==> inputs of v13 <==
## lascon_top
module lascon_top #(
    parameter int LASCON_VARIANT = 0
)(
    input  logic                                clk,
    input  logic                                rst,
    input  logic [2:0]                          mode_i,      
    input  logic [31:0]                         xof_len_i,   
    input  logic                                start_i,     
    input  logic                                abort_i,     
    output logic                                busy_o,      
    output logic                                done_o,      
    output logic                                tag_fail_o,  
    input  logic [63:0]                         s_axis_tdata,   
    input  logic [7:0]                          s_axis_tkeep,   
    input  logic [3:0]                          s_axis_tuser,   
    input  logic                                s_axis_tlast,   
    input  logic                                s_axis_tvalid,  
    output logic                                s_axis_tready,  
    output logic [63:0]                         m_axis_tdata,   
    output logic [7:0]                          m_axis_tkeep,   
    output logic [3:0]                          m_axis_tuser,   
    output logic                                m_axis_tlast,   
    output logic                                m_axis_tvalid,  
    input  logic                                m_axis_tready   
);
    logic           is_aead_mode;
    assign is_aead_mode = (mode_i == lascon_pkg::MODE_AEAD_ENC) || (mode_i == lascon_pkg::MODE_AEAD_DEC);
    logic           core_start_perm_i;
  ...
clock: 7.75 ns
lec_check: 0
cap_margin: 20
cell_pad_in_sites_global_placement: 1
core_margin: 2
core_utilization: 66
max_routing_layer: met4
place_density_lb_addon: 0.17
setup_slack_margin: 0.3
slew_margin: 20
run.sh (not shown) runs the stock make flow with config.mk's settings and CLKGATE_MAP_FILE=.
==> v27: changes against v13 <==
==> flow/config.mk (replaced) <==
export PLATFORM = sky130hd
export DESIGN_NAME = lascon_top
export DESIGN_NICKNAME = lascon_top
export VERILOG_FILES = /design/flow/design.v
export SDC_FILE = /design/flow/constraint.sdc
export NUM_CORES = 4
export LEC_CHECK = 0
export ABC_AREA = 1
export CAP_MARGIN = 30
export CELL_PAD_IN_SITES_GLOBAL_PLACEMENT = 3
export CORE_ASPECT_RATIO = 1.87
export CORE_MARGIN = 6
export CORE_UTILIZATION = 17
export CTS_CLUSTER_SIZE = 82
export HOLD_SLACK_MARGIN = 0.2
export MAX_ROUTING_LAYER = met5
export PLACE_DENSITY_LB_ADDON = 0.23
export SETUP_SLACK_MARGIN = 0.3
export SLEW_MARGIN = 20
export TNS_END_PERCENT = 10
==> v30: changes against v13 <==
--- a/flow/config.mk
+++ b/flow/config.mk
@@ -8,8 +8,7 @@
 export CAP_MARGIN = 20
-export CELL_PAD_IN_SITES_GLOBAL_PLACEMENT = 1
 export CORE_MARGIN = 2
-export CORE_UTILIZATION = 66
-export MAX_ROUTING_LAYER = met4
-export PLACE_DENSITY_LB_ADDON = 0.17
+export CORE_UTILIZATION = 72
+export CTS_CLUSTER_SIZE = 95
 export SETUP_SLACK_MARGIN = 0.3
 export SLEW_MARGIN = 20
+export TNS_END_PERCENT = 5
==> flow/constraint.sdc (replaced) <==
create_clock -name core_clock -period 4.49 [get_ports {clk}]
set_input_delay 0.8980 -clock core_clock [delete_from_list [all_inputs] [get_ports {clk}]]
set_output_delay 0.8980 -clock core_clock [all_outputs]
set_load 0.01 [all_outputs]
==> v1: changes against v13 <==
--- a/flow/config.mk
+++ b/flow/config.mk
@@ -8,7 +8,8 @@
 export CAP_MARGIN = 20
-export CELL_PAD_IN_SITES_GLOBAL_PLACEMENT = 1
 export CORE_MARGIN = 2
 export CORE_UTILIZATION = 66
+export CTS_CLUSTER_DIAMETER = 358
+export CTS_CLUSTER_SIZE = 35
+export HOLD_SLACK_MARGIN = -0.09
 export MAX_ROUTING_LAYER = met4
-export PLACE_DENSITY_LB_ADDON = 0.17
 export SETUP_SLACK_MARGIN = 0.3
==> flow/constraint.sdc (replaced) <==
create_clock -name core_clock -period 5.51 [get_ports {clk}]
set_input_delay 1.1020 -clock core_clock [delete_from_list [all_inputs] [get_ports {clk}]]
set_output_delay 1.1020 -clock core_clock [all_outputs]
set_load 0.01 [all_outputs]
==> qor summary <==
|  | v13 | v30 | v1 | v27 |
|---|---|---|---|---|
| Status | aborted with a tool error | aborted with a tool error | aborted with a tool error | no timing/DRC/antenna violations |
| Last stage reached | global routing | global routing | global routing | - |
| CTS buffer count | 68 | 61 | 19 | 74 |
| Sum of net half-perimeters after detailed placement | 186,000 µm | 199,000 µm | 197,000 µm | 314,000 µm |
| Setup Slack @ Placement | 0.180 ns | -1.51 ns | -1.01 ns | -0.0674 ns |
| Area inside the core boundary | 0.0742 mm² | 0.0674 mm² | 0.0742 mm² | 0.289 mm² |
| Gates resized, CTS repair | 1 | 483 | 484 | 8 |
| Chip width | 277 µm | 266 µm | 277 µm | 406 µm |
| Net Count, Synth | 6,093 | 6,093 | 6,093 | 7,529 |
| H-tree Lvls | 3 | 2 | 1 | 3 |
| Total Die Area | 0.0768 mm² | 0.0705 mm² | 0.0768 mm² | 0.304 mm² |
| Syn avg cell area | 8.43 µm² | 8.43 µm² | 8.43 µm² | 6.79 µm² |
| Chip Height | 277 µm | 266 µm | 277 µm | 749 µm |
| Standard-cell row count | 100 | 95 | 100 | 270 |
| Setup fix buffers added after clock tree synthesis | 1 | 50 | 91 | 1 |

==> exp/fjord <==
lascon_top again, from the RTL that the note above started with.
Design lascon_top, start of the top module:
module lascon_top #(
    parameter int LASCON_VARIANT = 0
)(
    input  logic                                clk,
    input  logic                                rst,
    input  logic [2:0]                          mode_i,      
    input  logic [31:0]                         xof_len_i,   
    input  logic                                start_i,     
    input  logic                                abort_i,     
    output logic                                busy_o,      
    output logic                                done_o,      
    output logic                                tag_fail_o,  
    input  logic [63:0]                         s_axis_tdata,   
    input  logic [7:0]                          s_axis_tkeep,   
    input  logic [3:0]                          s_axis_tuser,   
    input  logic                                s_axis_tlast,   
    input  logic                                s_axis_tvalid,  
    output logic                                s_axis_tready,  
    output logic [63:0]                         m_axis_tdata,   
    output logic [7:0]                          m_axis_tkeep,   
    output logic [3:0]                          m_axis_tuser,   
    output logic                                m_axis_tlast,   
    output logic                                m_axis_tvalid,  
    input  logic                                m_axis_tready   
);
    logic           is_aead_mode;
    assign is_aead_mode = (mode_i == lascon_pkg::MODE_AEAD_ENC) || (mode_i == lascon_pkg::MODE_AEAD_DEC);
    logic           core_start_perm_i;
    logic           core_round_config_i;
    logic   [2:0]   core_word_sel_i;
    lascon_pkg::ascon_word_t    core_data_i;
    logic           core_write_en_i;
    lascon_pkg::ascon_word_t    core_data_o;
    logic           core_ready_o;
    lascon_pkg::data_sel_t      core_in_data_sel;
    logic           aead_write_en, hash_write_en;
    logic [2:0]     aead_word_sel, hash_word_sel;
    logic           aead_start_perm, hash_start_perm;
    logic           aead_round_config, hash_round_config;
    lascon_pkg::ascon_word_t    aead_data_o, hash_data_o;
    lascon_pkg::data_sel_t      aead_in_data_sel, hash_in_data_sel;
  ...
export LEC_CHECK = 0
export CAP_MARGIN = 20
export CORE_MARGIN = 2
export CORE_UTILIZATION = 63
export CTS_CLUSTER_DIAMETER = 26
export CTS_CLUSTER_SIZE = 35
export SETUP_SLACK_MARGIN = 1.5
export SLEW_MARGIN = 20
create_clock -name core_clock -period 5.04 [get_ports {clk}]
==> inputs of exp/tundra, as changes to exp/fjord <==
- CORE_UTILIZATION: 63 -> 54
- CTS_CLUSTER_DIAMETER: 26 -> default
- CTS_CLUSTER_SIZE: 35 -> default
- SETUP_SLACK_MARGIN: 1.5 -> -0.41
==> flow/constraint.sdc (replaced) <==
create_clock -name core_clock -period 4.89 [get_ports {clk}]
set_input_delay 0.9780 -clock core_clock [delete_from_list [all_inputs] [get_ports {clk}]]
set_output_delay 0.9780 -clock core_clock [all_outputs]
set_load 0.01 [all_outputs]
==> inputs of exp/sierra, as changes to exp/fjord <==
- CORE_UTILIZATION: 63 -> 66
- CTS_CLUSTER_DIAMETER: 26 -> default
- CTS_CLUSTER_SIZE: 35 -> 50
- SETUP_SLACK_MARGIN: 1.5 -> -0.41
==> flow/constraint.sdc (replaced) <==
create_clock -name core_clock -period 5.47 [get_ports {clk}]
set_input_delay 1.0940 -clock core_clock [delete_from_list [all_inputs] [get_ports {clk}]]
set_output_delay 1.0940 -clock core_clock [all_outputs]
set_load 0.01 [all_outputs]
==> comparison <==
exp/fjord never finished: it broke off in 5_1_grt. exp/sierra failed in 5_1_grt, error GRT-0116. exp/tundra finished but failed the layout checks on negative setup slack.
Synthesized cell count is the same in exp/sierra and exp/fjord.
The highest die area belongs to exp/tundra, the lowest to exp/sierra.
In synthesized area, exp/sierra and exp/tundra do not differ.
==> figures <==
quantity	exp/tundra	exp/fjord	exp/sierra
Final GP Congestion	1.21	1.23	1.30
Run status	finished with violations	stopped before the end	stopped before the end
Failing step	-	5_1_grt	5_1_grt
Layout check failures	negative setup slack	-	-
PostCTS Resize Cnt	257	754	70
HPWL after detailed placement	217000 um	200000 um	197000 um
Clock H-tree levels	3	4	3
Post-CTS setup-driven buffer insertion count	36	132	8
Overall chip area	0.0936 mm^2	0.0804 mm^2	0.0768 mm^2
Chip Width	306 um	284 um	277 um
Area after detailed placement	0.0590 mm^2	0.0595 mm^2	0.0578 mm^2
Number of buffers inserted during clock tree synthesis	68	169	66
Placeable Area	0.0901 mm^2	0.0775 mm^2	0.0742 mm^2
Vertical die dimension	306 um	284 um	277 um
